**design/flow/config.mk**
```make
export PLATFORM = sky130hd
export DESIGN_NAME = riscv_forwarding_pipeline
export DESIGN_NICKNAME = riscv_forwarding_pipeline
export VERILOG_FILES = /design/flow/design.v
export SDC_FILE = /design/flow/constraint.sdc
export NUM_CORES = 4
export LEC_CHECK = 0
export CAP_MARGIN = 0
export CORE_MARGIN = 2
export CORE_UTILIZATION = 72
export CTS_CLUSTER_DIAMETER = 45
export CTS_CLUSTER_SIZE = 40
export HOLD_SLACK_MARGIN = -0.09
export PLACE_DENSITY = 0.7
export SETUP_SLACK_MARGIN = 1.05
export SLEW_MARGIN = 20
```
**design/flow/constraint.sdc**
```tcl
create_clock -name core_clock -period 4.29 [get_ports {clk}]
set_input_delay 0.8580 -clock core_clock [delete_from_list [all_inputs] [get_ports {clk}]]
set_output_delay 0.8580 -clock core_clock [all_outputs]
set_load 0.01 [all_outputs]
```
**design/flow/design.v**
```verilog
localparam[3:0] ALUOP_AND = 4'b0000;
localparam[3:0] ALUOP_OR = 4'b0001;
localparam[3:0] ALUOP_ADD = 4'b0010;
localparam[3:0] ALUOP_SUB = 4'b0011;
localparam[3:0] ALUOP_LT = 4'b0111;
localparam[3:0] ALUOP_XOR = 4'b1101;
`timescale 1 ns / 1 ps 
module alu(op1, op2, alu_op, result);
    input [31:0] op1, op2;
    input [3:0] alu_op;
    output [31:0] result;
localparam[3:0] ALUOP_AND = 4'b0000;
localparam[3:0] ALUOP_OR = 4'b0001;
localparam[3:0] ALUOP_ADD = 4'b0010;
localparam[3:0] ALUOP_SUB = 4'b0011;
localparam[3:0] ALUOP_LT = 4'b0111;
localparam[3:0] ALUOP_XOR = 4'b1101;
    logic [31:0] math;
    always_comb begin
        math = op1 + op2;
        case (alu_op)
            ALUOP_AND: 
                math = op1 & op2;
            ALUOP_OR: 
                math = op1 | op2;
            ALUOP_SUB: 
                math = op1 - op2;
            ALUOP_LT: 
                math = $signed(op1) < $signed(op2);
            ALUOP_XOR: 
                math = op1 ^ op2;
            default: 
                math = op1 + op2;
        endcase
    end
    assign result = math;
endmodule
`timescale 1 ns / 1 ps 
module regfile(clk, regAddrA, regAddrB, regAddrWrite, regWriteData, regWrite, regReadDataA, regReadDataB);
    input clk, regWrite;
    input [4:0] regAddrA, regAddrB, regAddrWrite;
    input [31:0] regWriteData;
    output logic [31:0] regReadDataA, regReadDataB;
    localparam regZero = 5'b00000;
    logic [31:0] register[31:0];
    always_ff@(posedge clk) begin
        regReadDataA <= (regAddrA == regZero) ? 32'h0 : register[regAddrA];
        regReadDataB <= (regAddrB == regZero) ? 32'h0 : register[regAddrB];
        if(regWrite && !(regAddrWrite == regZero)) begin
            register[regAddrWrite] <= regWriteData;
            if (regAddrA == regAddrWrite)
                regReadDataA <= regWriteData;
            if (regAddrB == regAddrWrite)
                regReadDataB <= regWriteData;
        end
    end
endmodule
`timescale 1 ns / 1 ps 
module riscv_forwarding_pipeline #(parameter INITIAL_PC = 32'h00400000)
(clk, rst, instruction, dReadData, PC, iMemRead, dAddress, dWriteData, MemRead, MemWrite);
    input wire logic clk, rst;
    input wire logic [31:0] instruction, dReadData;
    output logic iMemRead, MemRead, MemWrite;
    output logic [31:0] PC, dAddress, dWriteData;
localparam[3:0] ALUOP_AND = 4'b0000;
localparam[3:0] ALUOP_OR = 4'b0001;
localparam[3:0] ALUOP_ADD = 4'b0010;
localparam[3:0] ALUOP_SUB = 4'b0011;
localparam[3:0] ALUOP_LT = 4'b0111;
localparam[3:0] ALUOP_XOR = 4'b1101;
    localparam [31:0] PC_INIT = 32'h00400000;
    localparam [19:0] IMM_ONES = 20'hfffff;
    localparam [19:0] IMM_ZEROS = 20'h00000;
    localparam ZERO_HI = 1'b1;
    localparam ZERO_LOW = 1'b0;
    localparam LOAD_PC_HIGH = 1'b1;
    localparam [6:0] BRANCH_OPCODE = 7'b1100011;
    localparam [6:0] R_TYPE_OPCODE = 7'b0110011;
    localparam [6:0] LOAD_OPCODE = 7'b0000011;
    localparam [6:0] IMM_OPCODE = 7'b0010011;
    localparam [6:0] STORE_OPCODE = 7'b0100011;
    localparam[3:0] FUNC3_AND = 3'b111;
    localparam[3:0] FUNC3_OR = 3'b110;
    localparam[3:0] FUNC3_ADD = 3'b000;
    localparam[3:0] FUNC3_LT = 3'b010;
    localparam[3:0] FUNC3_XOR = 3'b100;
    localparam[6:0] FUNC7_SUB = 7'b0100000;
    localparam[6:0] FUNC7_ADD = 7'b0000000;
    localparam[31:0] NOP_INSTRUCTION = 32'h00000013;
    localparam [4:0] REG_ZERO = 5'b00000;
    logic [31:0] if_PC;
    logic [31:0] id_PC;
    logic [6:0] id_opCode, id_func7;
    logic [2:0] id_func3;
    logic [31:0] id_s_imm_data, id_i_imm_data, id_imm_data, id_branch_offset;
    logic [3:0] id_ALUCtrl;
    logic id_s_type, id_branch, id_ALUSrc, id_MemWrite, id_MemRead, id_RegWrite, id_MemtoReg;
    logic [4:0] id_regWriteAddr, id_rs1, id_rs2;
    logic [31:0] ex_PC, ex_imm_data, ex_op2, ex_op1, ex_op2_forwarding, ex_result;
    logic [3:0] ex_ALUCtrl;
    logic [31:0] ex_regReadDataA, ex_regReadDataB, ex_branch_target, ex_branch_offset;
    logic ex_Zero, ex_branch, ex_ALUSrc, ex_MemWrite, ex_MemRead, ex_RegWrite, ex_MemtoReg;
    logic [4:0] ex_regWriteAddr, ex_rs1, ex_rs2;
    logic [31:0] mem_PC, mem_result;
    logic mem_PCSrc, mem_MemWrite, mem_MemRead;
    logic [31:0] mem_branch_target, mem_regReadDataB, mem_dWriteData, mem_dAddress, mem_op2_forwarding;
    logic mem_Zero, mem_branch, mem_RegWrite, mem_MemtoReg;    
    logic [4:0] mem_regWriteAddr;
    logic [31:0] wb_PC;
    logic wb_MemtoReg, wb_RegWrite, wb_Zero, wb_branch;
    logic [31:0] wb_regWriteData, wb_result;
    logic [4:0] wb_regWriteAddr;
    logic load_use_hazard, branch_mem_taken, branch_wb_taken;
    always_ff@(posedge clk) begin
        if (rst)
            if_PC <= INITIAL_PC;
        else if (load_use_hazard)
            if_PC <= if_PC;
        else if (mem_PCSrc)
            if_PC <= mem_branch_target; 
        else
            if_PC <= if_PC + 4;  
    end
    always_ff@(posedge clk) begin
        if(rst)
            id_PC <= PC_INIT;
        else if (load_use_hazard)
            id_PC <= id_PC;
        else
            id_PC <= if_PC;
    end 
    assign iMemRead = !load_use_hazard;
    assign id_opCode = instruction[6:0];
    assign id_func3 = instruction[14:12];
    assign id_func7 = instruction[31:25];    
    assign id_rs1 = instruction[19:15];
    assign id_rs2 = instruction[24:20];
    assign id_MemRead = (id_opCode == LOAD_OPCODE);
    assign id_MemWrite = (id_opCode == STORE_OPCODE);
    assign id_branch = (id_opCode == BRANCH_OPCODE);
    assign id_MemtoReg = (id_opCode == LOAD_OPCODE);
    assign id_RegWrite = ((id_opCode == R_TYPE_OPCODE) || (id_opCode == LOAD_OPCODE) || (id_opCode == IMM_OPCODE));
    assign id_ALUSrc = ((id_opCode == R_TYPE_OPCODE) || (id_opCode == BRANCH_OPCODE))?1'b0:1'b1;
    always_comb begin
        case (id_func3)
                FUNC3_AND: begin
                    id_ALUCtrl = ALUOP_AND;
            end FUNC3_OR: begin
                    id_ALUCtrl = ALUOP_OR;
            end FUNC3_ADD: begin 
                    if ((id_func7 == FUNC7_SUB) && (id_opCode == R_TYPE_OPCODE))
                        id_ALUCtrl = ALUOP_SUB;
                    else 
                        id_ALUCtrl = ALUOP_ADD;
            end FUNC3_LT: begin
                    id_ALUCtrl = ALUOP_LT;
            end FUNC3_XOR: begin
                    id_ALUCtrl = ALUOP_XOR;
            end default: begin
                    id_ALUCtrl = ALUOP_ADD;
            end
        endcase
        if (id_opCode == BRANCH_OPCODE)
          id_ALUCtrl = ALUOP_SUB;
        if ((id_opCode == LOAD_OPCODE) || (id_opCode == STORE_OPCODE))
          id_ALUCtrl = ALUOP_ADD;    
        id_regWriteAddr = instruction[11:7];   
    end
    assign id_i_imm_data[11:0] = instruction[31:20];
    assign id_i_imm_data[31:12] = id_i_imm_data[11]?IMM_ONES:IMM_ZEROS;
    assign id_s_imm_data[4:0] = instruction[11:7];
    assign id_s_imm_data[11:5] = instruction[31:25];
    assign id_s_imm_data[31:12] = id_s_imm_data[11]?IMM_ONES:IMM_ZEROS;
    assign id_s_type = (instruction[7:0] == STORE_OPCODE)?1'b1:1'b0;
    assign id_imm_data = id_s_type?id_s_imm_data:id_i_imm_data;
    assign id_branch_offset[0] = ZERO_LOW;
    assign id_branch_offset[4:1] = instruction[11:8];
    assign id_branch_offset[10:5] = instruction[30:25];
    assign id_branch_offset[11] = instruction[7]; 
    assign id_branch_offset[12] = instruction[31];
    assign id_branch_offset[31:13] = id_branch_offset[12]?19'b1111111111111111111:19'b0000000000000000000;
    regfile my_regfile(.clk(clk), .regAddrA(instruction[19:15]), .regAddrB(instruction[24:20]), .regAddrWrite(wb_regWriteAddr),
                        .regWriteData(wb_regWriteData), .regWrite(wb_RegWrite), .regReadDataA(ex_regReadDataA), .regReadDataB(ex_regReadDataB));
    always_ff@(posedge clk) begin
        if (rst || load_use_hazard || branch_mem_taken || branch_wb_taken) begin 
            ex_PC <= PC_INIT; 
            ex_ALUSrc <= 1'b0;
            ex_RegWrite <= 0;
            ex_MemtoReg <= 0;
            ex_ALUCtrl <= ALUOP_ADD;
            ex_MemRead <= 0;
            ex_MemWrite <= 0;
            ex_branch <= 0;
            ex_branch_offset <= 0;
            ex_regWriteAddr <= 0;
            ex_imm_data <= 0;
            ex_rs1 <= 0;
            ex_rs2 <= 0;
        end
        else begin
            ex_PC <= id_PC;
            ex_ALUCtrl <= id_ALUCtrl;
            ex_imm_data <= id_imm_data;
            ex_ALUSrc <= id_ALUSrc;
            ex_MemWrite <= id_MemWrite;
            ex_MemRead <= id_MemRead;
            ex_RegWrite <= id_RegWrite;
            ex_MemtoReg <= id_MemtoReg;
            ex_regWriteAddr <= id_regWriteAddr;
            ex_branch_offset <= id_branch_offset;
            ex_branch <= id_branch;
            ex_rs1 <= id_rs1;
            ex_rs2 <= id_rs2;
        end
    end
    always_comb begin
        ex_op1 = ex_regReadDataA;
        ex_op2_forwarding = ex_regReadDataB;
        ex_op2 = ex_op2_forwarding;
        if(!(ex_rs1 == REG_ZERO)) begin
            if ((mem_regWriteAddr == ex_rs1) && mem_RegWrite)
                ex_op1 = mem_result;
            else if ((wb_regWriteAddr == ex_rs1) && wb_RegWrite)
                ex_op1 = wb_regWriteData;   
        end
        if(!(ex_rs2 == REG_ZERO)) begin
            if ((mem_regWriteAddr == ex_rs2) && mem_RegWrite)
                ex_op2_forwarding = mem_result;
            else if ((wb_regWriteAddr == ex_rs2) && wb_RegWrite)
                ex_op2_forwarding = wb_regWriteData;  
        end
        if(ex_ALUSrc)
            ex_op2 = ex_imm_data;
        else 
            ex_op2 = ex_op2_forwarding;
    end
    alu my_alu(.op1(ex_op1), .op2(ex_op2), .alu_op(ex_ALUCtrl), .result(ex_result));
    assign ex_Zero = ex_result?1'b0:1'b1;
    assign ex_branch_target = ex_PC + $signed(ex_branch_offset);
    always_ff@(posedge clk) begin
        if (rst || branch_mem_taken || branch_wb_taken) begin
            mem_PC <= PC_INIT;
            mem_result <= 0;
            mem_Zero <= 0;
            mem_branch <= 0;
            mem_branch_target <= 0;
            mem_MemWrite <= 0;
            mem_MemRead <= 0;
            mem_MemtoReg <= 0;
            mem_RegWrite <= 0;
            mem_regWriteAddr <= 0;
            mem_regReadDataB <= 0;
        end
        else begin 
            mem_PC <= ex_PC;
            mem_result <= ex_result;
            mem_Zero <= ex_Zero;
            mem_branch <= ex_branch;
            mem_branch_target <= ex_branch_target;
            mem_MemWrite <= ex_MemWrite;
            mem_MemRead <= ex_MemRead;
            mem_MemtoReg <= ex_MemtoReg;
            mem_RegWrite <= ex_RegWrite;
            mem_regWriteAddr <= ex_regWriteAddr;
            mem_regReadDataB <= ex_regReadDataB;
            mem_op2_forwarding <= ex_op2_forwarding;
        end
    end
    assign mem_PCSrc = (mem_Zero && mem_branch);
    assign branch_mem_taken = (mem_Zero && mem_branch);
    assign mem_dWriteData = mem_op2_forwarding;
    assign mem_dAddress = mem_result;
    assign MemRead = mem_MemRead;
    assign MemWrite = mem_MemWrite;
    always_ff@(posedge clk) begin
        if(rst || branch_wb_taken) begin
            wb_PC <= PC_INIT;
            wb_result <= 0;
            wb_MemtoReg <= 0;
            wb_RegWrite <= 0;
            wb_regWriteAddr <= 0;
            wb_Zero <= 0;
            wb_branch <= 0;
        end
        else begin
            wb_PC <= mem_PC;
            wb_result <= mem_result;
            wb_MemtoReg <= mem_MemtoReg;
            wb_RegWrite <= mem_RegWrite;
            wb_regWriteAddr <= mem_regWriteAddr;
            wb_Zero <= mem_Zero;
            wb_branch <= mem_branch;
        end
    end
    assign wb_regWriteData = wb_MemtoReg?dReadData:wb_result;
    assign branch_wb_taken = (wb_Zero && wb_branch);
    assign PC = if_PC;  
    assign dWriteData = mem_dWriteData;  
    assign dAddress = mem_dAddress;
    assign load_use_hazard = (ex_MemRead && ((ex_regWriteAddr == id_rs1) || (ex_regWriteAddr == id_rs2)) && !(mem_Zero && mem_branch));
endmodule
```
**design/flow/run.sh**
```bash
#!/bin/bash
# the make line also repeats each setting of config.mk as NAME=value (left out here)
make -C /OpenROAD-flow-scripts/flow DESIGN_CONFIG=/design/flow/config.mk WORK_HOME=/design/flow/orfs CLKGATE_MAP_FILE= finish
```
==> results.sh, run 1 <==
# implementation run metrics
export IMPL_outcome="failed layout checks"
export IMPL_violatedChecks="setup timing"
export IMPL_criticalPathCategory="flop to flop"
export IMPL_die_w_um=310
export IMPL_cts_made_buffers=132
export IMPL_area_delta_synth_final_pct=21.4
export IMPL_rr_endpoint="mem_Zero"
export IMPL_edf_count=1056
export IMPL_placed_area_um2=75100
export IMPL_r2r_worst_path_cells=26
export IMPL_ys_top_cells_by_count="edfxtp_1, mux2i_1, nor2_1, o21ai_0, dfxtp_1"
export IMPL_timing_reg2reg_setup_slack_ps=-880
export IMPL_grt_overflow=0
export IMPL_hold_buffers=0
export IMPL_warnings=100
export IMPL_most_common_cell="edfxtp_1"
export IMPL_crit_family="simple AND/OR/NAND/NOR gates"
export IMPL_postSynthSeqShare_pct=56.2
export IMPL_numSynthFlops=1368
export IMPL_synth_logic_top_family="multiplexers"
export IMPL_maxCapViolations=0
export IMPL_min_to="if_PC[2]"
export IMPL_dieArea_um2=96200
export IMPL_muxShareOfSynthArea_pct=17.3
export IMPL_clk_path_buf_depth=3
export IMPL_io_pins=165
export IMPL_ys_sh_simple_pct=6.64
export IMPL_regArea_um2=38000
export IMPL_rows=112
export IMPL_comb_area_um2=29000
export IMPL_hpwlAfterDp_mm=147
export IMPL_path_max_fanout=5
export IMPL_grt_max_degree=130
export IMPL_clock_sinks=1368
export IMPL_cp_startpoint="ex_rs2[3]"
export IMPL_seq_cell_power_mw=15.1
export IMPL_pg_clk_mw=12.5
export IMPL_p_sw_mw=10.1
export IMPL_swShare_pct=29.2
export IMPL_hold_class="flop to flop"
export IMPL_pwr_share_seq_pct=43.6
export IMPL_insertion_delay_ps=820
export IMPL_yosysChipArea_um2=67500
export IMPL_layout_min_cycle_time_ps=5170
export IMPL_powerComb_mw=7.04
export IMPL_drtAntennaViolNets=0
export IMPL_finalHoldViolations=0
export IMPL_vias=58500
export IMPL_required_ps=4960
export IMPL_ys_cells=5266
export IMPL_p_comb_share_pct=20.3
export IMPL_slowest_stage="or4_4"
export IMPL_via_per_inst=7.98
export IMPL_grtUsageMet1_pct=62.1
export IMPL_synth_area_um2=67500
export IMPL_synth_warning_count=3
export IMPL_topCellsByArea="edfxtp_1, dfxtp_1, mux4_2"
export IMPL_place_congestion=0.988
export IMPL_startpoint_type="flop"
export IMPL_cts_root_buf="clkbuf_16"
export IMPL_fp_util_pct=72.5
export IMPL_period_used_pct=120
export IMPL_ir_worst_vdd_v=0.000592
export IMPL_adder_share_pct=2.44
export IMPL_cpPeakStageDelay_ps=540
export IMPL_num_nets_final=6148
export IMPL_numPortBuffers=164
export IMPL_slew_viol_final=0
export IMPL_timing_fmax_mhz=194
export IMPL_xor_area_share_pct=1.32
export IMPL_design_area_um2=81900
export IMPL_ys_async_sr_fraction_pct=0
export IMPL_clock_power_share_pct=36.1
export IMPL_tritoncts="yes"
export IMPL_fin_skew_ps=42.6
export IMPL_grt_util_met3_pct=23.5
export IMPL_power_top_group="registers"
export IMPL_totalWireLength_mm=271
export IMPL_r2r_start="ex_rs2[3]"
export IMPL_fin_setup_tns_ps=-11290
export IMPL_cts_htree_levels=4
export IMPL_fillers=3992
export IMPL_wire_per_inst_um=36.9
export IMPL_syn_avg_cell_area_um2=12.8
export IMPL_top_area_share_pct=47.0
export IMPL_rsz0062_at_grt="yes"
export IMPL_timing_critical_path_buf_inv=5
export IMPL_worst_slew_pin_slew_ps=1210
export IMPL_netlist_instances=5266
export IMPL_dr_pass1_iters=15
export IMPL_drt_iter0_drc=12400
export IMPL_synth_area_leader_cell="edfxtp_1"
export IMPL_cp_data_arrival_time_ps=5840
export IMPL_path_depth=26
export IMPL_hold_path_depth=2
export IMPL_utilization_pct=88.0
export IMPL_cts_clk_slew_worst_paths_ps=60
export IMPL_antenna_found_initial=18
export IMPL_p_leak_nw=30.4
export IMPL_grt_pass1_wl_mm=362
export IMPL_ys_flop_type="edfxtp_1"
export IMPL_grt_pass1_vias=56100
export IMPL_core_area_um2=93000
export IMPL_fin_ws_ps=-877
export IMPL_use_met2_pct=75.4
export IMPL_track_usage_pct=52.4
export IMPL_drc=0
export IMPL_cp_end_kind="flop"
export IMPL_endpoint="mem_Zero"
export IMPL_powerDensity_nw_per_um2=423
export IMPL_intPower_mw=24.5
export IMPL_die_y_um=310
export IMPL_gr_max_usage_layer="met2"
export IMPL_slew_headroom_pct=18.2
export IMPL_setup_viol=25
export IMPL_synthAoiAreaFrac_pct=13.0
export IMPL_hold_start="mem_branch_target[2]"
export IMPL_synthDistinctLibCells=91
layer usage:
| metal | vias to the layer above | wire length, um |
|---|---|---|
| met3 | 2504 | 51700 |
| met5 | - | 475 |
| met2 | 7110 | 111000 |
| li1 | 21800 | - |
| met1 | 27100 | 78100 |
| met4 | 36 | 28900 |
through the flow:
stage / instances / total power, mW / worst slack, ps / hold slack (ps)
after detailed placement: 6944 / 21.1 / -965 / 427
after global routing: 7319 / 35.1 / -1050 / 462
after global placement: 6944 / 21.0 / -838 / 422
final: 7326 / 34.6 / -877 / 438
after CTS: 7274 / 33.5 / -603 / 439
after floorplan: 5297 / 18.2 / -173 / 411
what timing repair did:
action / 4_1_cts / 5_1_grt
resized: 165 / 147
pin swaps: 63 / 83
endpoints found under the setup margin: 37 / 62
cloned: 1 / 0
setup buffers: 86 / 41
layout make-up:
type                            count  area share [%]
Sequential cell                  1368            46.3
Multi-Input combinational cell   3398            35.4
Timing Repair Buffer              894            10.0
Clock buffer                      148            4.22
Tap cell                         1254            1.92
Clock inverter                     95            1.31
Inverter                          158           0.724
Antenna cell                       11          0.0336
==> run 2: changes to the inputs <==
- CAP_MARGIN: 0 -> 15
- CORE_UTILIZATION: 72 -> 66
- CTS_CLUSTER_DIAMETER: 45 -> 203
- CTS_CLUSTER_SIZE: 40 -> not set
- HOLD_SLACK_MARGIN: -0.09 -> 0.3
- MAX_ROUTING_LAYER: not set -> met4
- PLACE_DENSITY: 0.7 -> not set
- SETUP_SLACK_MARGIN: 1.05 -> not set
- TNS_END_PERCENT: not set -> 60
- clock period: 4.29 -> 4.21 ns (I/O delays scaled with it)
==> run 2 against run 1 <==
The layout still fails its checks (setup timing). Critical path depth increased by 7. Sequential share of layout area is 0.40 points higher. Clock power barely moved. Worst hold slack worse by 39 ps. Synthesized cell count unchanged. Non-clock buffer count fell by 10. Sequential power is essentially flat. Largest power group unchanged. Highest routed layer is now met4.
==> results.sh, run 2 <==
# implementation run metrics
export IMPL_outcome="failed layout checks"
export IMPL_violatedChecks="setup timing"
export IMPL_yosysChipArea_um2=67500
export IMPL_topCellsByArea="edfxtp_1, dfxtp_1, mux4_2"
export IMPL_crit_family="buffers and inverters"
export IMPL_xor_area_share_pct=1.32
export IMPL_intPower_mw=25.1
export IMPL_antenna_found_initial=11
export IMPL_rows=117
export IMPL_cts_root_buf="clkbuf_16"
export IMPL_synth_logic_top_family="multiplexers"
export IMPL_core_area_um2=102000
export IMPL_hold_start="instruction[19]"
export IMPL_clock_sinks=1368
export IMPL_slew_headroom_pct=18.6
export IMPL_synth_warning_count=3
export IMPL_wire_per_inst_um=31.3
export IMPL_vias=52800
export IMPL_powerComb_mw=6.58
export IMPL_slew_viol_final=0
export IMPL_track_usage_pct=45.6
export IMPL_worst_slew_pin_slew_ps=1220
export IMPL_adder_share_pct=2.44
export IMPL_dieArea_um2=105000
export IMPL_min_to="ex_rs1[4]"
export IMPL_cts_clk_slew_worst_paths_ps=60
export IMPL_p_sw_mw=9.36
export IMPL_period_used_pct=120
export IMPL_setup_viol=27
export IMPL_io_pins=165
export IMPL_synth_area_um2=67500
export IMPL_cp_end_kind="flop"
export IMPL_die_y_um=324
export IMPL_ys_cells=5266
export IMPL_netlist_instances=5266
export IMPL_ys_flop_type="edfxtp_1"
export IMPL_fin_skew_ps=33.3
export IMPL_timing_reg2reg_setup_slack_ps=-860
export IMPL_fillers=5845
export IMPL_top_area_share_pct=47.0
export IMPL_edf_count=1056
export IMPL_path_depth=33
export IMPL_grt_pass1_vias=52300
export IMPL_drt_iter0_drc=7968
export IMPL_grt_overflow=0
export IMPL_drc=0
export IMPL_startpoint_type="flop"
export IMPL_r2r_worst_path_cells=33
export IMPL_syn_avg_cell_area_um2=12.8
export IMPL_fp_util_pct=66.4
export IMPL_use_met2_pct=67.7
export IMPL_place_congestion=0.999
export IMPL_path_common_cell="buf_4"
export IMPL_via_per_inst=7.10
export IMPL_postSynthSeqShare_pct=56.2
export IMPL_ir_worst_vdd_v=0.000634
export IMPL_p_leak_nw=30.2
export IMPL_cts_htree_levels=4
export IMPL_power_top_group="registers"
export IMPL_cp_data_arrival_time_ps=5580
export IMPL_dr_pass1_iters=8
export IMPL_fin_ws_ps=-863
export IMPL_required_ps=4710
export IMPL_ys_sh_simple_pct=6.64
export IMPL_cp_startpoint="ex_rs2[2]"
export IMPL_warnings=102
export IMPL_gr_max_usage_layer="met2"
export IMPL_path_max_fanout=6
export IMPL_timing_fmax_mhz=197
export IMPL_synthAoiAreaFrac_pct=13.0
export IMPL_pg_clk_mw=12.6
export IMPL_synthDistinctLibCells=91
export IMPL_num_nets_final=6144
export IMPL_most_common_cell="edfxtp_1"
export IMPL_cpPeakStageDelay_ps=340
export IMPL_grt_pass1_wl_mm=337
export IMPL_finalNonFillerCells=7440
export IMPL_rsz0062_at_grt="yes"
export IMPL_pwr_share_seq_pct=44.5
export IMPL_totalWireLength_mm=233
export IMPL_tritoncts="yes"
export IMPL_hpwlAfterDp_mm=139
export IMPL_endpoint="mem_op2_forwarding[0]"
export IMPL_insertion_delay_ps=780
export IMPL_ys_top_cells_by_count="edfxtp_1, mux2i_1, nor2_1, o21ai_0, dfxtp_1"
export IMPL_grtUsageMet1_pct=57.0
export IMPL_drtAntennaViolNets=0
export IMPL_area_delta_synth_final_pct=20.3
export IMPL_maxCapViolations=0
export IMPL_powerDensity_nw_per_um2=425
export IMPL_grt_util_met3_pct=11.7
export IMPL_cts_made_buffers=139
export IMPL_rr_endpoint="mem_op2_forwarding[0]"
export IMPL_criticalPathCategory="flop to flop"
export IMPL_place_inst=7089
export IMPL_seq_cell_power_mw=15.3
export IMPL_clock_power_share_pct=36.4
export IMPL_die_w_um=324
export IMPL_numPortBuffers=164
export IMPL_hold_class="primary input to flop"
export IMPL_muxShareOfSynthArea_pct=17.3
export IMPL_clk_path_buf_depth=3
export IMPL_slowest_stage="dfxtp_2"
export IMPL_p_comb_share_pct=19.1
export IMPL_ys_async_sr_fraction_pct=0
export IMPL_swShare_pct=27.1
export IMPL_timing_critical_path_buf_inv=26
export IMPL_layout_min_cycle_time_ps=5070
export IMPL_finalHoldViolations=0
export IMPL_numSynthFlops=1368
export IMPL_synth_area_leader_cell="edfxtp_1"
export IMPL_hold_path_depth=2
export IMPL_r2r_start="ex_rs2[2]"
export IMPL_utilization_pct=79.9
export IMPL_grt_max_degree=130
-- run 2: per-layer routing --
layer / wire length (um) / vias to the layer above
met5: 0 / -
met4: 16500 / 0
met3: 31600 / 1151
met2: 104000 / 4302
met1: 80500 / 25600
li1: - / 21800
-- run 2: area by class of cell --
class                           count  area [um^2]  share of cell area [%]
Antenna cell                       13         32.5                  0.0401
Clock buffer                      187         3860                    4.75
Clock inverter                     65          724                   0.892
Inverter                          158          593                   0.730
Multi-Input combinational cell   3397        28600                    35.3
Sequential cell                  1368        38000                    46.7
Tap cell                         1368         1710                    2.11
Timing Repair Buffer              884         7690                    9.47
-- run 2: stage by stage --
stage,instance area [um^2],hold slack [ps],power [mW],TNS (ps),setup WS [ps]
after floorplan,67700,411,18.6,-401,-253
after global placement,75200,415,21.4,-14570,-1020
after detailed placement,75200,430,21.5,-15090,-1110
after CTS,80900,368,34.2,-8630,-667
after global routing,81200,384,35.3,-15950,-976
final,81200,399,34.5,-10860,-863
-- run 2: repair_timing --
item	CTS	global route
setup endpoints to repair	26	30
resized	111	62
gates cloned	1	0
pin swaps	50	38
hold endpoints to repair	0	0
hold buffers	0	0
setup buffers	81	9
==> run 3: changes to the inputs <==
- ABC_AREA: not set -> 1
- CAP_MARGIN: 15 -> 20
- CORE_UTILIZATION: 66 -> 62
- CTS_CLUSTER_DIAMETER: 203 -> not set
- CTS_CLUSTER_SIZE: not set -> 96
- HOLD_SLACK_MARGIN: 0.3 -> not set
- MAX_ROUTING_LAYER: met4 -> not set
- TNS_END_PERCENT: 60 -> not set
- clock period: 4.21 -> 3.75 ns (I/O delays scaled with it)
==> run 3 against run 2 <==
Still fails the layout checks on setup timing. Clock skew grew 25 ps. Global-route usage shrank 0.53 points. Clock-buffer cell count grew 22. Clock power grew about 10%. Sequential power grew about 10%. First-iteration DRC count grew 41%. Critical path type unchanged.
==> results.sh, run 3 <==
# implementation run metrics
export IMPL_outcome="failed layout checks"
export IMPL_violatedChecks="setup timing"
export IMPL_netlist_instances=8244
export IMPL_totalWireLength_mm=272
export IMPL_synthDistinctLibCells=66
export IMPL_utilization_pct=75.3
export IMPL_postSynthSeqShare_pct=53.0
export IMPL_clock_sinks=1368
export IMPL_adder_share_pct=2.30
export IMPL_top_area_share_pct=44.3
export IMPL_maxCapViolations=0
export IMPL_hold_class="primary input to flop"
export IMPL_ys_sh_simple_pct=18.3
export IMPL_synthAoiAreaFrac_pct=17.4
export IMPL_ir_worst_vdd_v=0.000522
export IMPL_dieArea_um2=118000
export IMPL_die_w_um=344
export IMPL_cts_clk_slew_worst_paths_ps=70
export IMPL_syn_avg_cell_area_um2=8.68
export IMPL_criticalPathCategory="flop to flop"
export IMPL_synth_area_leader_cell="edfxtp_1"
export IMPL_power_top_group="registers"
export IMPL_rr_endpoint="mem_Zero"
export IMPL_hpwlAfterDp_mm=167
export IMPL_r2r_worst_path_cells=25
export IMPL_seq_cell_power_mw=17.1
export IMPL_fin_skew_ps=58.2
export IMPL_wl_met2_mm=115
export IMPL_grt_pass1_wl_mm=396
export IMPL_insertion_delay_ps=810
export IMPL_cts_root_buf="clkbuf_16"
export IMPL_topCellsByArea="edfxtp_1, dfxtp_1, nand2_1"
export IMPL_cp_startpoint="ex_rs2[4]"
export IMPL_numPortBuffers=164
export IMPL_drtAntennaViolNets=0
export IMPL_cts_htree_levels=4
export IMPL_clock_power_share_pct=36.1
export IMPL_hold_path_depth=3
export IMPL_min_to="ex_imm_data[1]"
export IMPL_wire_per_inst_um=26.0
export IMPL_slew_headroom_pct=30.7
export IMPL_fp_util_pct=62.5
export IMPL_vias=67900
export IMPL_core_area_um2=115000
export IMPL_fin_setup_tns_ps=-1700
export IMPL_synth_warning_count=3
export IMPL_r2r_start="ex_rs2[4]"
export IMPL_slew_viol_final=0
export IMPL_ys_cells=8244
export IMPL_drc=0
export IMPL_hold_start="instruction[21]"
export IMPL_grt_pass1_vias=64800
export IMPL_p_comb_share_pct=20.8
export IMPL_numSynthFlops=1368
export IMPL_warnings=128
export IMPL_yosysChipArea_um2=71600
export IMPL_cp_data_arrival_time_ps=4770
export IMPL_path_depth=25
export IMPL_antenna_found_initial=21
export IMPL_die_y_um=344
export IMPL_powerDensity_nw_per_um2=461
export IMPL_fin_ws_ps=-284
export IMPL_cpPeakStageDelay_ps=340
export IMPL_swShare_pct=29.4
export IMPL_clk_path_buf_depth=3
export IMPL_met1_length_mm=96.1
export IMPL_timing_fmax_mhz=248
export IMPL_finalHoldViolations=0
export IMPL_slowest_stage="dfxtp_2"
export IMPL_timing_reg2reg_setup_slack_ps=-280
export IMPL_timing_critical_path_buf_inv=5
export IMPL_xor_area_share_pct=0.502
export IMPL_ys_flop_type="edfxtp_1"
export IMPL_fin_hold_ws_ps=275
export IMPL_most_common_cell="nand2_1"
export IMPL_crit_family="simple AND/OR/NAND/NOR gates"
export IMPL_tritoncts="yes"
export IMPL_startpoint_type="flop"
export IMPL_p_leak_nw=34.2
export IMPL_layout_min_cycle_time_ps=4030
export IMPL_endpoint="mem_Zero"
export IMPL_required_ps=4490
export IMPL_grt_overflow=0
export IMPL_pg_clk_mw=14.3
export IMPL_powerComb_mw=8.24
export IMPL_pwr_share_seq_pct=43.1
export IMPL_rsz0062_at_grt="yes"
export IMPL_grt_max_degree=197
export IMPL_intPower_mw=28.0
export IMPL_period_used_pct=108
export IMPL_fillers=8119
export IMPL_io_pins=165
export IMPL_place_congestion=1.01
export IMPL_drt_iter0_drc=11200
export IMPL_track_usage_pct=45.1
export IMPL_rows=124
export IMPL_synth_logic_top_family="simple AND/OR/NAND/NOR gates"
export IMPL_num_nets_final=9024
export IMPL_edf_count=1056
export IMPL_setup_viol=16
export IMPL_cts_made_buffers=146
export IMPL_worst_slew_pin_slew_ps=1040
export IMPL_dr_wl_met3_mm=40.8
export IMPL_path_max_fanout=7
export IMPL_dr_pass1_iters=8
export IMPL_via_per_inst=6.49
export IMPL_p_sw_mw=11.7
export IMPL_ys_async_sr_fraction_pct=0
export IMPL_muxShareOfSynthArea_pct=0.0157
export IMPL_highest_layer="met5"
export IMPL_cp_end_kind="flop"
export IMPL_synth_area_um2=71600
export IMPL_ys_top_cells_by_count="nand2_1, edfxtp_1, inv_1, o21ai_0, nand3_1"
export IMPL_area_delta_synth_final_pct=20.4
## run 3: what timing repair did
item                       in CTS  in global routing
gates cloned                    4                  0
hold buffers                    0                  0
gates resized                 275                175
setup endpoints to repair      22                 27
pin swaps                      83                 65
setup buffers                  70                 23
## run 3: routing by layer
metal  track usage, %  vias up
met5                0        -
met4             29.0       32
met3             13.5     1378
met2             66.3     5406
met1             58.2    31300
li1                 -    29800
## run 3: cell type report
cell class,instances,area (um^2),share of cell area (%)
antenna,3,7.51,0.00871
clock buffer,209,4130,4.79
clock inverter,57,566,0.656
inverter,943,3570,4.14
multi-input combinational,5409,29600,34.3
sequential,1368,38000,44.1
tap,1512,1890,2.20
timing repair buffer,960,8460,9.82
## run 3: per-stage QoR
step | total power, mW | worst slack (ps) | cells | instance area [um^2]
floorplan | 20.9 | 134 | 8275 | 71700
CTS | 38.9 | -156 | 10400 | 85400
finish | 39.7 | -284 | 10500 | 86200
global route | 40.7 | -475 | 10500 | 86200
global placement | 24.3 | -725 | 10100 | 79000
detailed placement | 24.4 | -857 | 10100 | 79000
==> run 4: changes to the inputs <==
- ABC_AREA: 1 -> not set
- CORE_UTILIZATION: 62 -> 59
- CTS_CLUSTER_SIZE: 96 -> not set
- clock period: 3.75 -> 4.78 ns (I/O delays scaled with it)
==> run 4 against run 3 <==
Still fails the layout checks on setup timing. Sequential share of layout area rose by 3.0 points. First-iteration DRC count fell by 46%. Fmax shrank 18%. Largest power group unchanged. Core utilization down 4.4 points. Critical path type unchanged. Wire length fell by 17%.
==> results.sh, run 4 <==
# implementation run metrics
export IMPL_outcome="failed layout checks"
export IMPL_violatedChecks="setup timing"
export IMPL_clock_sinks=1368
export IMPL_rr_endpoint="mem_Zero"
export IMPL_numPortBuffers=164
export IMPL_grt_overflow=0
export IMPL_drtAntennaViolNets=0
export IMPL_crit_family="AND-OR/OR-AND gates"
export IMPL_finalNonFillerCells=7496
export IMPL_swShare_pct=26.9
export IMPL_dieArea_um2=117000
export IMPL_synth_logic_top_family="multiplexers"
export IMPL_numSynthFlops=1368
export IMPL_pwr_share_seq_pct=44.4
export IMPL_layout_min_cycle_time_ps=4930
export IMPL_startpoint_type="flop"
export IMPL_required_ps=5440
export IMPL_min_to="if_PC[2]"
export IMPL_xor_area_share_pct=1.32
export IMPL_synthDistinctLibCells=91
export IMPL_dr_pass1_iters=8
export IMPL_timing_reg2reg_setup_slack_ps=-150
export IMPL_criticalPathCategory="flop to flop"
export IMPL_ir_worst_vdd_v=0.000346
export IMPL_vias=50500
export IMPL_fin_ws_ps=-153
export IMPL_ys_top_cells_by_count="edfxtp_1, mux2i_1, nor2_1, o21ai_0, dfxtp_1"
export IMPL_drc=0
export IMPL_placed_area_um2=74900
export IMPL_num_nets_final=6063
export IMPL_ys_flop_type="edfxtp_1"
export IMPL_synth_area_leader_cell="edfxtp_1"
export IMPL_p_sw_mw=8.21
export IMPL_seq_cell_power_mw=13.5
export IMPL_r2r_worst_path_cells=24
export IMPL_hold_buffers=0
export IMPL_powerDensity_nw_per_um2=377
export IMPL_slew_viol_final=0
export IMPL_timing_fmax_mhz=203
export IMPL_die_w_um=342
export IMPL_grt_max_degree=111
export IMPL_rows=124
export IMPL_rsz0062_at_grt="yes"
export IMPL_powerComb_mw=5.53
export IMPL_path_common_cell="buf_4"
export IMPL_pg_clk_mw=11.4
export IMPL_r2r_start="wb_regWriteAddr[3]"
export IMPL_cts_clk_slew_worst_paths_ps=60
export IMPL_slowest_stage="a32oi_1"
export IMPL_slew_headroom_pct=22.7
export IMPL_netlist_instances=5266
export IMPL_clk_path_buf_depth=3
export IMPL_postSynthSeqShare_pct=56.2
export IMPL_via_per_inst=6.74
export IMPL_hpwlAfterDp_mm=143
export IMPL_worstPathCellList="buf_4 -> xor2_1 -> nor4_1 -> nand3_1 -> buf_4 -> nor2b_4 -> buf_6 -> buf_12 -> a21oi_1 -> o22a_1 -> ha_1 -> buf_4 -> a21oi_1 -> buf_4 -> buf_4 -> o21a_1 -> a32oi_1 -> o21ai_4 -> a221oi_1 -> o21a_1 -> nand2_2 -> nor4_2 -> nand4b_1 -> nor4_2"
export IMPL_p_leak_nw=29.9
export IMPL_cp_startpoint="wb_regWriteAddr[3]"
export IMPL_ys_cells=5266
export IMPL_hold_start="mem_branch_target[2]"
export IMPL_synthAoiAreaFrac_pct=13.0
export IMPL_cp_end_kind="flop"
export IMPL_utilization_pct=70.9
export IMPL_warnings=101
export IMPL_intPower_mw=22.3
export IMPL_topCellsByArea="edfxtp_1, dfxtp_1, mux4_2"
export IMPL_place_inst=7199
export IMPL_dpl_worst_slack_ps=-845
export IMPL_core_area_um2=114000
export IMPL_fin_hold_ws_ps=435
export IMPL_design_area_um2=80700
export IMPL_io_pins=165
export IMPL_adder_share_pct=2.44
export IMPL_period_used_pct=103
export IMPL_synth_warning_count=3
export IMPL_fin_total_pwr_mw=30.5
export IMPL_p_comb_share_pct=18.2
export IMPL_top_area_share_pct=47.0
export IMPL_fin_setup_tns_ps=-192
export IMPL_wire_per_inst_um=30.1
export IMPL_path_depth=24
export IMPL_place_congestion=0.956
export IMPL_die_y_um=342
export IMPL_grt_pass1_wl_mm=326
export IMPL_track_usage_pct=38.2
export IMPL_cp_data_arrival_time_ps=5590
export IMPL_grt_pass1_vias=49300
export IMPL_hold_class="flop to flop"
export IMPL_worst_slew_pin_slew_ps=1160
export IMPL_maxCapViolations=0
export IMPL_cts_root_buf="clkbuf_16"
export IMPL_endpoint="mem_Zero"
export IMPL_clock_power_share_pct=37.4
export IMPL_drt_iter0_drc=6027
export IMPL_cpPeakStageDelay_ps=340
export IMPL_yosysChipArea_um2=67500
export IMPL_muxShareOfSynthArea_pct=17.3
export IMPL_cts_htree_levels=4
export IMPL_timing_critical_path_buf_inv=7
export IMPL_edf_count=1056
export IMPL_fp_util_pct=59.3
export IMPL_ys_sh_simple_pct=6.64
export IMPL_synth_area_um2=67500
export IMPL_tritoncts="yes"
export IMPL_ys_async_sr_fraction_pct=0
export IMPL_fin_skew_ps=34.8
export IMPL_power_top_group="registers"
export IMPL_most_common_cell="edfxtp_1"
export IMPL_syn_avg_cell_area_um2=12.8
export IMPL_totalWireLength_mm=226
export IMPL_setup_viol=2
export IMPL_antenna_found_initial=10
export IMPL_insertion_delay_ps=780
export IMPL_hold_path_depth=2
export IMPL_finalHoldViolations=0
export IMPL_cts_made_buffers=147
export IMPL_path_max_fanout=17
export IMPL_area_delta_synth_final_pct=19.6
[run 4: area by class of cell]
type / instances / area, um^2
clock buffer: 195 / 4010
sequential: 1368 / 38000
multi-input combinational: 3397 / 28600
antenna: 1 / 2.50
fill: 7909 / 33200
inverter: 158 / 593
tap: 1512 / 1890
timing repair buffer: 795 / 6860
clock inverter: 70 / 801
[run 4: repair_timing]
item,in CTS,in global routing
setup buffers,26,6
endpoints found under the setup margin,17,14
pin swaps,46,27
resized,124,68
[run 4: metal layers]
metal | track usage (%) | wire [um] | part of all wire, %
met1 | 51.7 | 85800 | 38
met3 | 8.08 | 25300 | 11
met2 | 60.3 | 104000 | 46
met5 | 0 | 36 | 0.016
met4 | 16.1 | 10500 | 4.7
==> run 5: changes to the inputs <==
- CELL_PAD_IN_SITES_GLOBAL_PLACEMENT: not set -> 1
- CORE_ASPECT_RATIO: not set -> 1.94
- CORE_UTILIZATION: 59 -> 40
- MIN_ROUTING_LAYER: not set -> met1
- SLEW_MARGIN: 20 -> 25
- clock period: 4.78 -> 7.0 ns (I/O delays scaled with it)
==> run 5 against run 4 <==
Now clean on timing, DRC and antenna. Total power decreased by 35%. Critical endpoint unchanged. Flip-flop count unchanged. Sequential share of layout area increased by 2.4 points. Largest cell class unchanged. Via count decreased by 5.8%. Clock power decreased by 33%. Clock skew increased by 14 ps.
==> results.sh, run 5 <==
# implementation run metrics
export IMPL_outcome="complete, no violations"
export IMPL_place_congestion=0.951
export IMPL_drtAntennaViolNets=0
export IMPL_antenna_found_initial=6
export IMPL_topCellsByArea="edfxtp_1, dfxtp_1, mux4_2"
export IMPL_die_y_um=576
export IMPL_grt_pass1_wl_mm=349
export IMPL_placed_area_um2=72300
export IMPL_slew_viol_final=0
export IMPL_slowest_stage="o21ai_0"
export IMPL_die_w_um=299
export IMPL_most_common_cell="edfxtp_1"
export IMPL_clk_path_buf_depth=4
export IMPL_utilization_pct=45.7
export IMPL_wire_per_inst_um=32.1
export IMPL_timing_reg2reg_setup_slack_ps=830
export IMPL_rr_endpoint="mem_Zero"
export IMPL_r2r_start="wb_regWriteAddr[1]"
export IMPL_wl_met2_mm=131
export IMPL_netlist_instances=5266
export IMPL_ys_cells=5266
export IMPL_powerComb_mw=3.05
export IMPL_tritoncts="yes"
export IMPL_fp_util_pct=40.1
export IMPL_cts_root_buf="clkbuf_16"
export IMPL_dr_pass1_iters=5
export IMPL_cts_made_buffers=139
export IMPL_fin_total_pwr_mw=19.9
export IMPL_syn_avg_cell_area_um2=12.8
export IMPL_rsz0062_at_grt="no"
export IMPL_highest_layer="met5"
export IMPL_worstPathCellList="xor2_1 -> nor4_1 -> nand3_1 -> or2_2 -> buf_4 -> nor2_1 -> a21oi_1 -> o21ai_0 -> mux2i_1 -> ha_1 -> nand2_1 -> o21ai_0 -> nand2b_1 -> o21a_1 -> o31ai_2 -> o41a_1 -> nor3b_1 -> nand3b_1 -> nand2b_1 -> a32o_1 -> nor4_2"
export IMPL_crit_family="simple AND/OR/NAND/NOR gates"
export IMPL_grt_overflow=0
export IMPL_dr_wl_met3_mm=13.5
export IMPL_power_top_group="registers"
export IMPL_grt_max_degree=118
export IMPL_seq_cell_power_mw=9.21
export IMPL_io_pins=165
export IMPL_min_to="if_PC[2]"
export IMPL_adder_share_pct=2.44
export IMPL_maxCapViolations=0
export IMPL_drc=0
export IMPL_edf_count=1056
export IMPL_layout_min_cycle_time_ps=6170
export IMPL_path_depth=21
export IMPL_fin_setup_tns_ps=0
export IMPL_warnings=100
export IMPL_r2r_worst_path_cells=21
export IMPL_criticalPathCategory="flop to flop"
export IMPL_numPortBuffers=164
export IMPL_ys_top_cells_by_count="edfxtp_1, mux2i_1, nor2_1, o21ai_0, dfxtp_1"
export IMPL_cp_end_kind="flop"
export IMPL_muxShareOfSynthArea_pct=17.3
export IMPL_p_comb_share_pct=15.4
export IMPL_cp_data_arrival_time_ps=6860
export IMPL_cts_clk_slew_worst_paths_ps=70
export IMPL_finalHoldViolations=0
export IMPL_area_delta_synth_final_pct=13.8
export IMPL_synth_area_leader_cell="edfxtp_1"
export IMPL_totalWireLength_mm=248
export IMPL_hold_start="mem_branch_target[2]"
export IMPL_num_nets_final=5592
export IMPL_grt_pass1_vias=48900
export IMPL_p_leak_nw=27.3
export IMPL_postSynthSeqShare_pct=56.2
export IMPL_ir_worst_vdd_v=0.000199
export IMPL_cpPeakStageDelay_ps=700
export IMPL_yosysChipArea_um2=67500
export IMPL_powerDensity_nw_per_um2=258
export IMPL_period_used_pct=88.1
export IMPL_hold_class="flop to flop"
export IMPL_hold_buffers=0
export IMPL_fin_skew_ps=49.1
export IMPL_intPower_mw=14.5
export IMPL_clock_power_share_pct=38.2
export IMPL_cts_htree_levels=4
export IMPL_clock_sinks=1368
export IMPL_synth_area_um2=67500
export IMPL_insertion_delay_ps=800
export IMPL_ys_sh_simple_pct=6.64
export IMPL_pg_clk_mw=7.59
export IMPL_setup_viol=0
export IMPL_ys_async_sr_fraction_pct=0
export IMPL_path_max_fanout=17
export IMPL_required_ps=7690
export IMPL_hpwlAfterDp_mm=154
export IMPL_dieArea_um2=172000
export IMPL_timing_fmax_mhz=162
export IMPL_core_area_um2=168000
export IMPL_drt_iter0_drc=4052
export IMPL_dpl_worst_slack_ps=460
export IMPL_synthAoiAreaFrac_pct=13.0
export IMPL_endpoint="mem_Zero"
export IMPL_track_usage_pct=28.2
export IMPL_synthDistinctLibCells=91
export IMPL_fin_ws_ps=834
export IMPL_cts_resized=0
export IMPL_xor_area_share_pct=1.32
export IMPL_swShare_pct=27.0
export IMPL_synth_logic_top_family="multiplexers"
export IMPL_timing_critical_path_buf_inv=1
export IMPL_cts_setup_buffers=0
export IMPL_ys_flop_type="edfxtp_1"
export IMPL_cp_startpoint="wb_regWriteAddr[1]"
export IMPL_startpoint_type="flop"
export IMPL_design_area_um2=76800
export IMPL_rows=210
export IMPL_vias=47600
export IMPL_p_sw_mw=5.36
export IMPL_worst_slew_pin_slew_ps=1150
export IMPL_numSynthFlops=1368
export IMPL_top_area_share_pct=47.0
export IMPL_slew_headroom_pct=22.8
export IMPL_pwr_share_seq_pct=46.4
export IMPL_via_per_inst=6.16
export IMPL_hold_path_depth=2
export IMPL_synth_warning_count=3
export IMPL_met1_length_mm=89.7
run 5: routing by layer:
| layer | vias up | global-route usage (%) |
|---|---|---|
| li1 | 20600 | - |
| met1 | 24500 | 31.8 |
| met2 | 1845 | 52.3 |
| met3 | 582 | 3.32 |
| met4 | 2 | 14.0 |
| met5 | - | 0 |
run 5: metrics by stage:
stage	cells	hold WS, ps
5_1_grt	7722	461
6_report	7723	437
4_1_cts	7721	437
3_3_place_gp	7480	422
2_1_floorplan	5297	411
3_5_place_dp	7481	426
run 5: cell type report:
cell class,instances,area [um^2]
clock inverter,58,611
inverter,158,593
fill,15200,91300
timing repair buffer,332,3060
clock buffer,182,3870
tap,2226,2790
multi-input combinational,3397,27900
sequential,1368,38000
antenna,2,5.00
==> run 6: changes to the inputs <==
- CAP_MARGIN: 20 -> 5
- CELL_PAD_IN_SITES_DETAIL_PLACEMENT: not set -> 2
- CORE_ASPECT_RATIO: 1.94 -> not set
- CORE_MARGIN: 2 -> 3
- GPL_ROUTABILITY_DRIVEN: not set -> 0
- MIN_ROUTING_LAYER: met1 -> not set
- PLACE_DENSITY: not set -> 0.88
- SLEW_MARGIN: 25 -> 20
- clock period: 7.0 -> 6.84 ns (I/O delays scaled with it)
==> run 6 against run 5 <==
The flow now stops in 5_1_grt. Die area rose by 0.86%. Synthesized area is the same. Synthesized cell count stayed put.
==> results.sh, run 6 <==
# physical design summary
export IMPL_fp_util_pct=40.3
export IMPL_hpwlAfterDp_mm=213
export IMPL_muxShareOfSynthArea_pct=17.3
export IMPL_outcome="did not finish"
export IMPL_die_y_um=417
export IMPL_clk_path_buf_depth=3
export IMPL_synth_logic_top_family="multiplexers"
export IMPL_topCellsByArea="edfxtp_1, dfxtp_1, mux4_2"
export IMPL_most_common_cell="edfxtp_1"
export IMPL_numPortBuffers=164
export IMPL_synthAoiAreaFrac_pct=13.0
export IMPL_clock_sinks=1368
export IMPL_stop_stage="5_1_grt"
export IMPL_grt_overflow=336
export IMPL_cts_htree_levels=4
export IMPL_netlist_instances=5266
export IMPL_yosysChipArea_um2=67500
export IMPL_edf_count=1056
export IMPL_rows=150
export IMPL_track_usage_pct=68.0
export IMPL_cts_made_buffers=144
export IMPL_ys_cells=5266
export IMPL_adder_share_pct=2.44
export IMPL_syn_avg_cell_area_um2=12.8
export IMPL_ys_top_cells_by_count="edfxtp_1, mux2i_1, nor2_1, o21ai_0, dfxtp_1"
export IMPL_synth_warning_count=3
export IMPL_ys_async_sr_fraction_pct=0
export IMPL_core_area_um2=167000
export IMPL_die_w_um=417
export IMPL_io_pins=165
export IMPL_synth_area_um2=67500
export IMPL_place_inst=7431
export IMPL_top_area_share_pct=47.0
export IMPL_ys_flop_type="edfxtp_1"
export IMPL_synthDistinctLibCells=91
export IMPL_dieArea_um2=174000
export IMPL_toolErrorMsg="[ERROR GRT-0232] Routing congestion too high. Check the congestion heatmap in the GUI."
export IMPL_hold_buffers=0
export IMPL_cts_root_buf="clkbuf_16"
export IMPL_numSynthFlops=1368
export IMPL_postSynthSeqShare_pct=56.2
export IMPL_synth_area_leader_cell="edfxtp_1"
export IMPL_ys_sh_simple_pct=6.64
export IMPL_xor_area_share_pct=1.32
[run 6: stage by stage]
step	area (um^2)	setup slack (ps)	TNS (ps)
floorplan	67600	1990	0
global placement	72100	529	0
detailed placement	72100	-190	-190
CTS	76900	22.8	0
[run 6: timing repair]
item	4_1_cts
gates cloned	1
endpoints found under the setup margin	5
gates resized	22
pin swaps	2
buffers inserted	1
[run 6: layer usage]
layer | overflow | track usage, %
met1 | 33 | 66.0
met2 | 106 | 81.1
met4 | 129 | 61.1
met5 | 1 | 48.9
met3 | 67 | 60.6
==> run 7: changes to the inputs <==
- ABC_AREA: not set -> 1
- CAP_MARGIN: 5 -> 20
- CELL_PAD_IN_SITES_GLOBAL_PLACEMENT: 1 -> not set
- CORE_MARGIN: 3 -> 2
- CORE_UTILIZATION: 40 -> 58
- CTS_CLUSTER_DIAMETER: not set -> 258
- CTS_CLUSTER_SIZE: not set -> 50
- GPL_TIMING_DRIVEN: not set -> 1
- PLACE_DENSITY: 0.88 -> 0.61
- SETUP_SLACK_MARGIN: not set -> 1.41
- TNS_END_PERCENT: not set -> 10
- clock period: 6.84 -> 9.69 ns (I/O delays scaled with it)
==> run 7 against run 6 <==
The flow stops in 3_5_place_dp. Synthesized area up 6.1%. Synthesized cell count up 57%. Die area down 27%.
==> results.sh, run 7 <==
# physical design summary
export IMPL_numSynthFlops=1368
export IMPL_synthDistinctLibCells=66
export IMPL_netlist_instances=8244
export IMPL_ys_sh_simple_pct=18.3
export IMPL_edf_count=1056
export IMPL_topCellsByArea="edfxtp_1, dfxtp_1, nand2_1"
export IMPL_die_y_um=355
export IMPL_io_pins=165
export IMPL_muxShareOfSynthArea_pct=0.0157
export IMPL_dieArea_um2=126000
export IMPL_ys_top_cells_by_count="nand2_1, edfxtp_1, inv_1, o21ai_0, nand3_1"
export IMPL_core_area_um2=122000
export IMPL_yosysChipArea_um2=71600
export IMPL_rows=128
export IMPL_postSynthSeqShare_pct=53.0
export IMPL_toolErrorMsg="[ERROR DPL-0033] detailed placement checks failed during check placement."
export IMPL_most_common_cell="nand2_1"
export IMPL_top_area_share_pct=44.3
export IMPL_xor_area_share_pct=0.502
export IMPL_stop_stage="3_5_place_dp"
export IMPL_fp_util_pct=58.6
export IMPL_synth_area_leader_cell="edfxtp_1"
export IMPL_ys_async_sr_fraction_pct=0
export IMPL_synth_warning_count=3
export IMPL_die_w_um=355
export IMPL_ys_flop_type="edfxtp_1"
export IMPL_numPortBuffers=164
export IMPL_synthAoiAreaFrac_pct=17.4
export IMPL_outcome="did not finish"
export IMPL_synth_area_um2=71600
export IMPL_syn_avg_cell_area_um2=8.68
export IMPL_adder_share_pct=2.30
export IMPL_synth_logic_top_family="simple AND/OR/NAND/NOR gates"
export IMPL_ys_cells=8244
run 7: per-stage QoR:
stage | area (um^2) | power [mW] | hold slack [ps] | setup WS (ps) | cells
2_1_floorplan | 71700 | 8.08 | 394 | 4670 | 8275
3_3_place_gp | 74300 | 8.89 | 397 | 2960 | 9638
==> run 8: changes to the inputs <==
- CAP_MARGIN: 20 -> 15
- CELL_PAD_IN_SITES_DETAIL_PLACEMENT: 2 -> not set
- CORE_UTILIZATION: 58 -> 72
- CTS_CLUSTER_DIAMETER: 258 -> 203
- CTS_CLUSTER_SIZE: 50 -> not set
- GPL_ROUTABILITY_DRIVEN: 0 -> not set
- GPL_TIMING_DRIVEN: 1 -> not set
- HOLD_SLACK_MARGIN: not set -> 0.3
- MAX_ROUTING_LAYER: not set -> met4
- PLACE_DENSITY: 0.61 -> not set
- PLACE_DENSITY_LB_ADDON: not set -> 0.06
- SETUP_SLACK_MARGIN: 1.41 -> 1.02
- TNS_END_PERCENT: 10 -> 60
- clock period: 9.69 -> 3.44 ns (I/O delays scaled with it)
==> run 8 against run 7 <==
The flow stops in 5_1_grt. Synthesized area is the same. Die area shrank 19%. Synthesized cell count is the same.
==> results.sh, run 8 <==
# physical design summary
export IMPL_stop_stage="5_1_grt"
export IMPL_muxShareOfSynthArea_pct=0.0157
export IMPL_io_pins=165
export IMPL_ys_cells=8244
export IMPL_synth_area_leader_cell="edfxtp_1"
export IMPL_clock_sinks=1368
export IMPL_postSynthSeqShare_pct=53.0
export IMPL_dieArea_um2=102000
export IMPL_cts_made_buffers=139
export IMPL_netlist_instances=8244
export IMPL_edf_count=1056
export IMPL_hpwlAfterDp_mm=175
export IMPL_ys_sh_simple_pct=18.3
export IMPL_top_area_share_pct=44.3
export IMPL_numPortBuffers=164
export IMPL_ys_async_sr_fraction_pct=0
export IMPL_core_area_um2=98400
export IMPL_fp_util_pct=72.7
export IMPL_synthAoiAreaFrac_pct=17.4
export IMPL_adder_share_pct=2.30
export IMPL_dpl_worst_slack_ps=-943
export IMPL_topCellsByArea="edfxtp_1, dfxtp_1, nand2_1"
export IMPL_most_common_cell="nand2_1"
export IMPL_ys_top_cells_by_count="nand2_1, edfxtp_1, inv_1, o21ai_0, nand3_1"
export IMPL_synth_warning_count=3
export IMPL_yosysChipArea_um2=71600
export IMPL_xor_area_share_pct=0.502
export IMPL_place_congestion=1.06
export IMPL_syn_avg_cell_area_um2=8.68
export IMPL_synthDistinctLibCells=66
export IMPL_rows=115
export IMPL_numSynthFlops=1368
export IMPL_clk_path_buf_depth=3
export IMPL_cts_root_buf="clkbuf_16"
export IMPL_cts_htree_levels=4
export IMPL_die_w_um=319
export IMPL_synth_logic_top_family="simple AND/OR/NAND/NOR gates"
export IMPL_die_y_um=319
export IMPL_synth_area_um2=71600
export IMPL_outcome="did not finish"
export IMPL_ys_flop_type="edfxtp_1"
==> run 8: what timing repair did <==
item | CTS
pin swaps | 90
setup endpoints to repair | 536
gates resized | 511
gates cloned | 3
buffers inserted | 76
hold endpoints to repair | 1
hold buffers | 1
==> run 8: per-stage QoR <==
stage,TNS [ps],instances,utilization [%],cell area [um^2]
after detailed placement,-17910,9914,81.0,79700
after CTS,-6770,10200,88.0,86600
after global placement,-15350,9914,81.0,79700
after floorplan,0,8275,-,72500
==> run 9: changes to the inputs <==
- ABC_AREA: 1 -> not set
- CAP_MARGIN: 15 -> 20
- CTS_CLUSTER_DIAMETER: 203 -> 45
- CTS_CLUSTER_SIZE: not set -> 40
- HOLD_SLACK_MARGIN: 0.3 -> -0.09
- MAX_ROUTING_LAYER: met4 -> not set
- PLACE_DENSITY: not set -> 0.7
- PLACE_DENSITY_LB_ADDON: 0.06 -> not set
- SETUP_SLACK_MARGIN: 1.02 -> 1.16
- TNS_END_PERCENT: 60 -> not set
- clock period: 3.44 -> 4.47 ns (I/O delays scaled with it)
==> run 9 against run 8 <==
Now fails the layout checks on setup timing. Synthesized cell count shrank 36%. Synthesized area shrank 5.7%. Die area shrank 5.7%.
==> results.sh, run 9 <==
# implementation run metrics
export IMPL_p_comb_share_pct=19.3
export IMPL_io_pins=165
export IMPL_path_max_fanout=13
export IMPL_insertion_delay_ps=790
export IMPL_r2r_worst_path_cells=22
export IMPL_outcome="failed layout checks"
export IMPL_cts_htree_levels=4
export IMPL_powerComb_mw=6.25
export IMPL_cts_root_buf="clkbuf_16"
export IMPL_hold_buffers=0
export IMPL_synth_warning_count=3
export IMPL_slew_headroom_pct=9.83
export IMPL_cp_startpoint="ex_rs2[2]"
export IMPL_finalNonFillerCells=7217
export IMPL_seq_cell_power_mw=14.4
export IMPL_clk_path_buf_depth=3
export IMPL_grt_overflow=0
export IMPL_antenna_found_initial=16
export IMPL_clock_power_share_pct=36.0
export IMPL_slowest_stage="or4_4"
export IMPL_min_to="if_PC[0]"
export IMPL_fin_ws_ps=-529
export IMPL_fillers=4207
export IMPL_cp_data_arrival_time_ps=5670
export IMPL_fin_skew_ps=33.8
export IMPL_cts_clk_slew_worst_paths_ps=70
export IMPL_vias=54700
export IMPL_rows=112
export IMPL_criticalPathCategory="flop to flop"
export IMPL_most_common_cell="edfxtp_1"
export IMPL_ys_async_sr_fraction_pct=0
export IMPL_clock_sinks=1368
export IMPL_hold_class="flop to flop"
export IMPL_endpoint="mem_Zero"
export IMPL_comb_area_um2=29100
export IMPL_drtAntennaViolNets=0
export IMPL_violatedChecks="setup timing"
export IMPL_crit_family="simple AND/OR/NAND/NOR gates"
export IMPL_dieArea_um2=96200
export IMPL_hpwlAfterDp_mm=142
export IMPL_num_nets_final=6045
export IMPL_cts_made_buffers=132
export IMPL_fin_hold_ws_ps=429
export IMPL_worstPathCellList="xor2_1 -> nor4_2 -> nand3_1 -> or2_4 -> buf_12 -> buf_4 -> nor2_2 -> a21oi_1 -> o21ai_1 -> o21ai_1 -> ha_1 -> or4_4 -> or3_1 -> buf_4 -> nor3_2 -> a21oi_2 -> a211o_1 -> o21ai_0 -> buf_4 -> and2_1 -> o2111ai_1 -> nor4_2"
export IMPL_die_w_um=310
export IMPL_dr_pass1_iters=9
export IMPL_numSynthFlops=1368
export IMPL_yosysChipArea_um2=67500
export IMPL_timing_critical_path_buf_inv=4
export IMPL_synthDistinctLibCells=91
export IMPL_xor_area_share_pct=1.32
export IMPL_edf_count=1056
export IMPL_ys_sh_simple_pct=6.64
export IMPL_track_usage_pct=49.8
export IMPL_totalWireLength_mm=241
export IMPL_synth_area_um2=67500
export IMPL_area_delta_synth_final_pct=19.7
export IMPL_ys_cells=5266
export IMPL_grt_pass1_wl_mm=348
export IMPL_dpl_worst_slack_ps=-848
export IMPL_rr_endpoint="mem_Zero"
export IMPL_fin_setup_tns_ps=-3670
export IMPL_pg_clk_mw=11.6
export IMPL_postSynthSeqShare_pct=56.2
export IMPL_rsz0062_at_grt="yes"
export IMPL_tritoncts="yes"
export IMPL_ir_worst_vdd_v=0.000438
export IMPL_via_per_inst=7.58
export IMPL_synthAoiAreaFrac_pct=13.0
export IMPL_place_inst=6918
export IMPL_regArea_um2=38000
export IMPL_p_leak_nw=29.8
export IMPL_swShare_pct=28.5
export IMPL_worst_slew_pin_slew_ps=1340
export IMPL_synth_area_leader_cell="edfxtp_1"
export IMPL_pwr_share_seq_pct=44.7
export IMPL_cpPeakStageDelay_ps=450
export IMPL_syn_avg_cell_area_um2=12.8
export IMPL_wire_per_inst_um=33.4
export IMPL_top_area_share_pct=47.0
export IMPL_topCellsByArea="edfxtp_1, dfxtp_1, mux4_2"
export IMPL_drc=0
export IMPL_layout_min_cycle_time_ps=5000
export IMPL_setup_viol=16
export IMPL_timing_fmax_mhz=200
export IMPL_adder_share_pct=2.44
export IMPL_cp_end_kind="flop"
export IMPL_place_congestion=0.999
export IMPL_startpoint_type="flop"
export IMPL_hold_path_depth=2
export IMPL_netlist_instances=5266
export IMPL_warnings=99
export IMPL_period_used_pct=112
export IMPL_die_y_um=310
export IMPL_finalHoldViolations=0
export IMPL_required_ps=5140
export IMPL_synth_logic_top_family="multiplexers"
export IMPL_ys_flop_type="edfxtp_1"
export IMPL_timing_reg2reg_setup_slack_ps=-530
export IMPL_path_common_cell="buf_4"
export IMPL_core_area_um2=93000
export IMPL_intPower_mw=23.1
export IMPL_muxShareOfSynthArea_pct=17.3
export IMPL_powerDensity_nw_per_um2=401
export IMPL_fp_util_pct=72.5
export IMPL_hold_start="mem_branch_target[0]"
export IMPL_grt_max_degree=131
export IMPL_r2r_start="ex_rs2[2]"
export IMPL_numPortBuffers=164
export IMPL_path_depth=22
export IMPL_maxCapViolations=0
export IMPL_p_sw_mw=9.22
export IMPL_power_top_group="registers"
export IMPL_ys_top_cells_by_count="edfxtp_1, mux2i_1, nor2_1, o21ai_0, dfxtp_1"
export IMPL_grt_pass1_vias=54600
export IMPL_drt_iter0_drc=9796
export IMPL_slew_viol_final=0
run 9: area by class of cell:
cell class / count / area share (%)
clock inverter: 95 / 1.28
sequential: 1368 / 47.0
clock buffer: 145 / 4.23
tap: 1254 / 1.94
timing repair buffer: 792 / 8.79
multi-input combinational: 3397 / 36.0
antenna: 8 / 0.0248
inverter: 158 / 0.734
run 9: per-layer routing:
layer  wire (um)  track usage (%)
met4       20500             34.4
met1       74800             60.2
met3       41000             19.6
met5         143                0
met2      105000             73.7
run 9: repair_timing:
| action | CTS | global route |
|---|---|---|
| endpoints found under the setup margin | 50 | 63 |
| buffers inserted | 34 | 17 |
| pin swaps | 50 | 28 |
| resized | 169 | 93 |
run 9: per-stage QoR:
step / area (um^2) / power, mW / utilization [%]
floorplan: 67700 / 17.5 / -
global placement: 74700 / 20.0 / 80.3
global route: 80700 / 33.0 / 86.8
CTS: 80100 / 31.8 / 86.1
detailed placement: 74700 / 20.1 / 80.3
finish: 80800 / 32.3 / 86.8
Power figures rest on the tool's default switching activity, not on a simulated workload.
